==> run a <==
// cpu_core
module cpu_core (
    input  wire        clk,
    input  wire        rst_n,
    output reg         bus_valid,
    output reg         bus_write,
    output reg  [18:0] bus_addr,
    output reg  [18:0] bus_wdata,
    input  wire [18:0] bus_rdata
);
clock: 40.6 ns
lec_check: 0
cap_margin: 20
core_margin: 2
core_utilization: 72
cts_cluster_diameter: 335
cts_cluster_size: 37
place_density: 0.66
slew_margin: 20
tns_end_percent: 5
run.sh (not shown) runs the stock make flow with config.mk's settings and CLKGATE_MAP_FILE=.
==> run b: changes against run a <==
- ABC_AREA: unset -> 1
- CORE_ASPECT_RATIO: unset -> 0.5
- CORE_MARGIN: 2 -> 9
- CORE_UTILIZATION: 72 -> 69
- CTS_CLUSTER_DIAMETER: 335 -> 289
- CTS_CLUSTER_SIZE: 37 -> 98
- HOLD_SLACK_MARGIN: unset -> 0.18
- PLACE_DENSITY: 0.66 -> 0.36
- SETUP_SLACK_MARGIN: unset -> -2.0
==> flow/constraint.sdc (replaced) <==
create_clock -name core_clock -period 45.0 [get_ports {clk}]
set_input_delay 9.0000 -clock core_clock [delete_from_list [all_inputs] [get_ports {clk}]]
set_output_delay 9.0000 -clock core_clock [all_outputs]
set_load 0.01 [all_outputs]
==> GITHUB_STEP_SUMMARY <==
### Flow metrics

| Metric | Value |
|---|---|
| Gr usage total | `36.9%` |
| Layout Check Fails | `setup timing` |
| # setup viols final | `2` |
| PnR worst setup slack | `-820 ps` |
| Run status | `finished with violations` |
Source of the figures above: run b

==> GITHUB_STEP_SUMMARY <==
## Implementation flow summary

| Metric | Value |
|---|---|
| Placed cell area | `30500 sq um` |
| Run status | `did not finish` |
| Avg Cell Area, Syn | `8.63 sq um` |
| Synth Area in XOR/XNOR | `4.96%` |
| Gr usage total | `73.8%` |
| Fail Step | `5_1_grt` |
| Err | `[ERROR GRT-0116] Global routing finished with congestion. Check the congestion regions in the DRC Viewer.` |
Source of the figures above: run a


==> inputs of harbor <==
==> flow/design.v <==
module if_stage (
    input  wire        clk,
    input  wire        rst_n,
    input  wire        stall,
    input  wire        branch_taken,
    input  wire [18:0] branch_target,
    output reg         ibus_valid,
    output reg  [18:0] ibus_addr,
    input  wire [18:0] ibus_rdata,
    output reg  [18:0] pc,
    output reg  [18:0] instruction
);
    always @(posedge clk or negedge rst_n) begin
        if (!rst_n) begin
            pc          <= 19'd0;
            ibus_valid  <= 1'b0;
        end
        else if (!stall) begin
            pc <= branch_taken ? branch_target : pc + 19'd1;
            ibus_valid <= 1'b1;
            ibus_addr  <= pc;
        end
    end
    always @(posedge clk or negedge rst_n) begin
        if (!rst_n)
            instruction <= 19'd0;
        else if (ibus_valid)
            instruction <= ibus_rdata;
    end
endmodule
module id_stage(
    input [18:0] instruction,
    output [4:0] opcode,
    output [2:0] rd,
    output [2:0] rs1,
    output [2:0] rs2,
    output [14:0] immediate,
    output reg [1:0] prediction
);
    assign opcode = instruction[18:14];
    assign rd = instruction[13:11];
    assign rs1 = instruction[10:8];
    assign rs2 = instruction[7:5];
    assign immediate = instruction[14:0];
    always @(*) begin
        case(opcode)
            5'b01010, 5'b01011, 5'b01100: prediction = 2'b10;  
            default: prediction = 2'b00;  
        endcase
    end
endmodule
module regfile(
    input clk,
    input [2:0] rd_addr,
    input [2:0] rs1_addr,
    input [2:0] rs2_addr,
    input [18:0] wb_data,
    input reg_write,
    output [18:0] rs1_data,
    output [18:0] rs2_data
);
    reg [18:0] registers [0:7];
    always @(posedge clk) begin
        if (reg_write && rd_addr != 0)
            registers[rd_addr] <= wb_data;
    end
    assign rs1_data = (rs1_addr == 3'd0) ? 19'd0 : registers[rs1_addr];
    assign rs2_data = (rs2_addr == 3'd0) ? 19'd0 : registers[rs2_addr];
endmodule
module alu(
    input [4:0] opcode,
    input [18:0] operand_a,
    input [18:0] operand_b,
    output reg [18:0] result,
    output reg zero_flag,
    output reg div_by_zero
);
    always @(*) begin
        result = 19'd0;
        div_by_zero = 1'b0;
        case(opcode)
            5'b00000: result = operand_a + operand_b;
            5'b00001: result = operand_a - operand_b;
            5'b00010: result = operand_a * operand_b;
            5'b00011: begin
                div_by_zero = (operand_b == 0);
                result = (operand_b == 0) ? 19'h7FFFF : operand_a / operand_b;
            end
            5'b00100: result = operand_a & operand_b;
            5'b00101: result = operand_a | operand_b;
            5'b00110: result = operand_a ^ operand_b;
            5'b00111: result = ~operand_a;
            5'b01000: result = operand_a + 1;
            5'b01001: result = operand_a - 1;
        endcase
        zero_flag = (result == 0);
    end
endmodule
module cpu_core (
    input  wire        clk,
    input  wire        rst_n,
    output reg         bus_valid,
    output reg         bus_write,
    output reg  [18:0] bus_addr,
    output reg  [18:0] bus_wdata,
    input  wire [18:0] bus_rdata
);
    wire [18:0] if_pc;
    wire [18:0] if_instr;
    wire [4:0]  opcode;
    wire [2:0]  rd, rs1, rs2;
    wire [14:0] imm;
    wire [18:0] rs1_data, rs2_data;
    wire [18:0] alu_result;
    wire        zero_flag;
    wire        div_by_zero;
    wire [18:0] wb_data;
    wire        reg_write;
    wire is_load  = (opcode == 5'b01000);
    wire is_store = (opcode == 5'b01001);
    wire mem_access = is_load | is_store;
    if_stage ifs (
        .clk(clk),
        .rst_n(rst_n),
        .stall(mem_access),           
        .branch_taken(1'b0),
        .branch_target(19'd0),
        .ibus_valid(),                
        .ibus_addr(),                 
        .ibus_rdata(bus_rdata),
        .pc(if_pc),
        .instruction(if_instr)
    );
    id_stage id (
        .instruction(if_instr),
        .opcode(opcode),
        .rd(rd),
        .rs1(rs1),
        .rs2(rs2),
        .immediate(imm),
        .prediction()
    );
    regfile rf (
        .clk(clk),
        .rd_addr(rd),
        .rs1_addr(rs1),
        .rs2_addr(rs2),
        .wb_data(wb_data),
        .reg_write(reg_write),
        .rs1_data(rs1_data),
        .rs2_data(rs2_data)
    );
    alu alu_u (
        .opcode(opcode),
        .operand_a(rs1_data),
        .operand_b(rs2_data),
        .result(alu_result),
        .zero_flag(zero_flag),
        .div_by_zero(div_by_zero)
    );
always @(*) begin
    bus_valid = mem_access;
    bus_write = is_store;
    bus_addr  = alu_result;
    bus_wdata = rs2_data;
end
    assign wb_data =
        (is_load)  ? bus_rdata :
                     alu_result;
    assign reg_write = ~is_store & ~is_load;
endmodule
==> flow/run.sh <==
#!/bin/bash
# the make line also repeats each setting of config.mk as NAME=value (left out here)
make -C /OpenROAD-flow-scripts/flow DESIGN_CONFIG=/design/flow/config.mk WORK_HOME=/design/flow/orfs CLKGATE_MAP_FILE= finish
==> flow/config.mk <==
export PLATFORM = sky130hd
export DESIGN_NAME = cpu_core
export DESIGN_NICKNAME = cpu_core
export VERILOG_FILES = /design/flow/design.v
export SDC_FILE = /design/flow/constraint.sdc
export NUM_CORES = 4
export LEC_CHECK = 0
export ABC_AREA = 1
export CAP_MARGIN = 20
export CORE_MARGIN = 2
export CORE_UTILIZATION = 72
export CTS_CLUSTER_DIAMETER = 248
export PLACE_DENSITY_LB_ADDON = 0.04
export SETUP_SLACK_MARGIN = 2.79
export SLEW_MARGIN = 20
==> flow/constraint.sdc <==
create_clock -name core_clock -period 36.5 [get_ports {clk}]
set_input_delay 7.3000 -clock core_clock [delete_from_list [all_inputs] [get_ports {clk}]]
set_output_delay 7.3000 -clock core_clock [all_outputs]
set_load 0.01 [all_outputs]
==> pepper: changes against harbor <==
ABC_AREA = not set   (was 1)
CORE_UTILIZATION = 29   (was 72)
CTS_CLUSTER_DIAMETER = not set   (was 248)
PLACE_DENSITY_LB_ADDON = not set   (was 0.04)
SETUP_SLACK_MARGIN = not set   (was 2.79)
==> flow/constraint.sdc (replaced) <==
create_clock -name core_clock -period 44.3 [get_ports {clk}]
set_input_delay 8.8600 -clock core_clock [delete_from_list [all_inputs] [get_ports {clk}]]
set_output_delay 8.8600 -clock core_clock [all_outputs]
set_load 0.01 [all_outputs]
==> juniper: changes against harbor <==
ABC_AREA = not set   (was 1)
CORE_UTILIZATION = 70   (was 72)
CTS_CLUSTER_DIAMETER = 335   (was 248)
CTS_CLUSTER_SIZE = 37   (was not set)
PLACE_DENSITY = 0.65   (was not set)
PLACE_DENSITY_LB_ADDON = not set   (was 0.04)
SETUP_SLACK_MARGIN = not set   (was 2.79)
TNS_END_PERCENT = 5   (was not set)
==> flow/constraint.sdc (replaced) <==
create_clock -name core_clock -period 40.6 [get_ports {clk}]
set_input_delay 8.1200 -clock core_clock [delete_from_list [all_inputs] [get_ports {clk}]]
set_output_delay 8.1200 -clock core_clock [all_outputs]
set_load 0.01 [all_outputs]
==> comparison table <==
| quantity | juniper | harbor | pepper |
|---|---|---|---|
| Status | did not finish | did not finish | finished clean |
| Failing step | global routing | clock tree synthesis | - |
| Number of rows created at floorplan | 70 | 69 | 110 |
| Area of the mapped netlist | 26,090 sq um | 25,940 sq um | 26,090 sq um |
| CTS H-tree lvls | 4 | - | 4 |
| Number of flops mapped to enable cells by yosys | 143 | 152 | 143 |
| Yosys cell types | 99 | 65 | 99 |
| Mean cell area of the mapped netlist | 8.629 sq um | 7.105 sq um | 8.629 sq um |
| Area share of fa/ha/maj cells after synthesis | 24.58% | 24.71% | 24.58% |
| Post-placement cell count | 3,943 | 4,682 | 4,383 |
| Init Core Util | 71.08% | 73.11% | 29.11% |
| Cell resize tally after clock tree synthesis | 156 | - | 37 |
| Total clock sinks | 158 | - | 158 |
| Number of post-CTS setup repair buffers | 71 | - | 6 |
| Yosys stat cell total | 3,023 | 3,651 | 3,023 |
| Bufs on Longest Clock Path | 2 | - | 2 |
| Total of hold buffers inserted after clock tree synthesis | 0 | - | 0 |
| Area share of xor/xnor cells in the synthesized design | 4.964% | 5.233% | 4.964% |
| Proportion of synthesized chip area in sequential cells | 17.90% | 19.04% | 17.90% |

==> inputs of try-nickel <==
RTL: the design.v shown in full above, as it stands there.
Settings: LEC_CHECK=0, ABC_AREA=1, CAP_MARGIN=20, CORE_MARGIN=2, CORE_UTILIZATION=67, PLACE_DENSITY=0.37, SLEW_MARGIN=20; clock period 54.9 ns.
==> try-indigo (differences from try-nickel) <==
Settings changed: ABC_AREA 1 to default, CORE_UTILIZATION 67 to 66, CTS_CLUSTER_SIZE from default to 37, PLACE_DENSITY 0.37 to default, TNS_END_PERCENT from default to 5.
==> flow/constraint.sdc (replaced) <==
create_clock -name core_clock -period 40.6 [get_ports {clk}]
set_input_delay 8.1200 -clock core_clock [delete_from_list [all_inputs] [get_ports {clk}]]
set_output_delay 8.1200 -clock core_clock [all_outputs]
set_load 0.01 [all_outputs]
==> comparison table <==
item                                                                      try-indigo                try-nickel
Run status                                                           failed layout checks   complete, no violations
Violated checks                                                 negative setup slack                         -
Top layer in use                                                                met5                      met4
Post-detailed-route via-to-cell ratio                                          7.494                     6.070
Area growth from synthesis to layout                                          29.69%                    7.992%
Net switching component of the power                                         1359 uW                  604.5 uW
Reg2reg setup slack                                                          6.85 ns                  15.04 ns
Global-route total usage across every layer                                   55.54%                    42.57%
Count of instantiated cells in the yosys netlist                                3023                      3651
Switching portion of total power                                              50.89%                    52.32%
Largest stage delay on the critical path                                     0.61 ns                   0.60 ns
Seq pwr                                                                       211 uW                    158 uW
Number of enable flip-flop cells                                                 143                       152
Standby leakage power                                                     0.01505 uW                0.01479 uW
Count of mapped cells out of synthesis                                          3023                      3651
Hold path startpoint                                             ifs.instruction[12]       ifs.instruction[18]
Placed Instance Area                                                     30980 sq um               26850 sq um
Most frequent cell on the critical path                       sky130_fd_sc_hd__buf_4  sky130_fd_sc_hd__nand2_1
Share of the cycle needed by the critical path after routing                  101.8%                    92.87%
Overall die height                                                     202.8 microns             200.8 microns
Initial core utilization                                                      67.19%                    67.44%
Endpoint with the worst hold slack                               ifs.instruction[12]       ifs.instruction[18]
Power figures rest on the tool's default switching activity, not on a simulated workload.
